wip/nickel:
## ieee754multiplier
module ieee754multiplier (
    input logic clk, rst_n,
    input logic [31:0] a_i,
    input logic [31:0] b_i,
    input logic start_i,
    output logic done_o,
    output logic nan_o,
    output logic inifinit_o,
    output logic overflow_o,
    output logic underflow_o,
    output logic [31:0] product_o
);
Size in the first run: roughly 140 flip-flops, roughly 0.025 mm2 of cells after synthesis.
export LEC_CHECK = 0
export CAP_MARGIN = 20
export CELL_PAD_IN_SITES_DETAIL_PLACEMENT = 0
export CELL_PAD_IN_SITES_GLOBAL_PLACEMENT = 3
export CORE_ASPECT_RATIO = 0.77
export CORE_MARGIN = 2
export CORE_UTILIZATION = 50
export CTS_CLUSTER_DIAMETER = 92
export CTS_CLUSTER_SIZE = 77
export GPL_ROUTABILITY_DRIVEN = 1
export GPL_TIMING_DRIVEN = 0
export MAX_ROUTING_LAYER = met4
export SLEW_MARGIN = 20
create_clock -name core_clock -period 12.3 [get_ports {clk}]
run.sh (not shown) runs the stock make flow with config.mk's settings and CLKGATE_MAP_FILE=.
Seen in the log of wip/nickel: GPL-0301 during global placement (3_3_place_gp), after which the run never completed.
Changes in wip/delta relative to wip/nickel:
# wip/nickel
export LEC_CHECK = 0
export CAP_MARGIN = 20
export CELL_PAD_IN_SITES_DETAIL_PLACEMENT = 0
export CELL_PAD_IN_SITES_GLOBAL_PLACEMENT = 3
export CORE_ASPECT_RATIO = 0.77
export CORE_MARGIN = 2
export CORE_UTILIZATION = 50
export CTS_CLUSTER_DIAMETER = 92
export CTS_CLUSTER_SIZE = 77
export GPL_ROUTABILITY_DRIVEN = 1
export GPL_TIMING_DRIVEN = 0
export MAX_ROUTING_LAYER = met4
export SLEW_MARGIN = 20
create_clock -name core_clock -period 12.3 [get_ports {clk}]
# wip/delta
export LEC_CHECK = 0
export CAP_MARGIN = 40
export CORE_MARGIN = 2
export CORE_UTILIZATION = 72
export SETUP_SLACK_MARGIN = -0.6
export SLEW_MARGIN = 20
create_clock -name core_clock -period 6.22 [get_ports {clk}]
Results
In wip/delta the implementation ran to completion but is not tape-out ready, as the final checks report negative setup slack.
Of wip/delta and wip/nickel, the higher floorplan utilization belongs to wip/delta.
Diff wip/delta..wip/nickel | chip area in the Yosys report | unchanged
wip/delta vs. wip/nickel: count of standard-cell rows has decreased; chip footprint has decreased; die outline width has decreased; netlist area before placement has remained practically unchanged; synthesized cell count has remained practically unchanged.
What wip/fjord does differently from wip/delta at the input level:
# wip/delta
export LEC_CHECK = 0
export CAP_MARGIN = 40
export CORE_MARGIN = 2
export CORE_UTILIZATION = 72
export SETUP_SLACK_MARGIN = -0.6
export SLEW_MARGIN = 20
create_clock -name core_clock -period 6.22 [get_ports {clk}]
# wip/fjord
export LEC_CHECK = 0
export CAP_MARGIN = 0
export CORE_MARGIN = 2
export CORE_UTILIZATION = 72
export SETUP_SLACK_MARGIN = 1.85
export SLEW_MARGIN = 20
export TNS_END_PERCENT = 10
create_clock -name core_clock -period 6.22 [get_ports {clk}]
Per the comparison of wip/fjord with wip/delta, highest clock rate went up 8.9 MHz; relative area of non-clock buffer cells in the final design has decreased; non-clock buffer count shows a reduction of 6.2%. wip/fjord finished all stages; however, its layout fails the closing checks, the failures being negative setup slack. In the metrics for wip/fjord and wip/delta, the one carrying the higher overall routed net length is wip/delta.

---

## v3
Starting RTL as in the previous note.
==> flow/design.v (excerpt) <==
module ieee754multiplier (
    input logic clk, rst_n,
    input logic [31:0] a_i,
    input logic [31:0] b_i,
    input logic start_i,
    output logic done_o,
    output logic nan_o,
    output logic inifinit_o,
    output logic overflow_o,
    output logic underflow_o,
    output logic [31:0] product_o
);
export LEC_CHECK = 0
export CAP_MARGIN = 20
export CORE_MARGIN = 2
export CORE_UTILIZATION = 72
export CTS_CLUSTER_SIZE = 47
export PLACE_DENSITY = 0.65
export SLEW_MARGIN = 20
create_clock -name core_clock -period 4.52 [get_ports {clk}]
v3 got as far as 5_1_grt, where a tool error ended the run.
### v3 -> v5
Settings: CORE_UTILIZATION: 72 -> 50; PLACE_DENSITY: 0.65 -> unset; CTS_CLUSTER_SIZE: 47 -> unset; the clock period (ns, I/O delays scaled along): 4.52 -> 9.0.
v5 -> v3: xor and xnor fraction of the mapped netlist area delta 0, exact match. v5 vs. v3: floorplan die width rose by 20%; number of setup buffers added after CTS fell by 25. Cell area after placement went down by a little under 10% going from v3 to v5. Summary of v3 and v5: one run falls short of a clean finish, namely v3. v3: it failed with a tool error in 5_1_grt, so there are no final results. Diff v3 and v5: die outline area lower in v3.

---

ieee754multiplier again, from the RTL that the note above started with.
==> flow/design.v (excerpt) <==
module ieee754multiplier (
    input logic clk, rst_n,
    input logic [31:0] a_i,
    input logic [31:0] b_i,
    input logic start_i,
    output logic done_o,
    output logic nan_o,
    output logic inifinit_o,
    output logic overflow_o,
    output logic underflow_o,
    output logic [31:0] product_o
);
Settings: LEC_CHECK=0, CAP_MARGIN=40, CELL_PAD_IN_SITES_DETAIL_PLACEMENT=0, CORE_ASPECT_RATIO=0.93, CORE_MARGIN=2, CORE_UTILIZATION=32, CTS_CLUSTER_DIAMETER=308, CTS_CLUSTER_SIZE=14, GPL_TIMING_DRIVEN=1, MAX_ROUTING_LAYER=met5, PLACE_DENSITY=0.89, SETUP_SLACK_MARGIN=-0.98, SLEW_MARGIN=25, TNS_END_PERCENT=15; clock period 9.79 ns.
Edit:
CORE_UTILIZATION = 72   (was 32)
CTS_CLUSTER_DIAMETER = 242   (was 308)
CTS_CLUSTER_SIZE = 21   (was 14)
PLACE_DENSITY = unset   (was 0.89)
PLACE_DENSITY_LB_ADDON = 0.03   (was unset)
SETUP_SLACK_MARGIN = 1.16   (was -0.98)
TNS_END_PERCENT = unset   (was 15)
clock period = 7.59 ns   (was 9.79 ns; I/O delays follow)
Register-to-register slack gets worse by 1.3 ns.
Worst setup slack gets worse by 1.3 ns.
Sequential share of layout area decreases by 0.36 points.
First-iteration DRC count increases by 1.2%.
Cell area increases by 5.8%.
Maximum frequency increases by 12%.
Non-clock buffer count increases by 161.
Via count increases by 5.7%.
Synthesized area does not change.
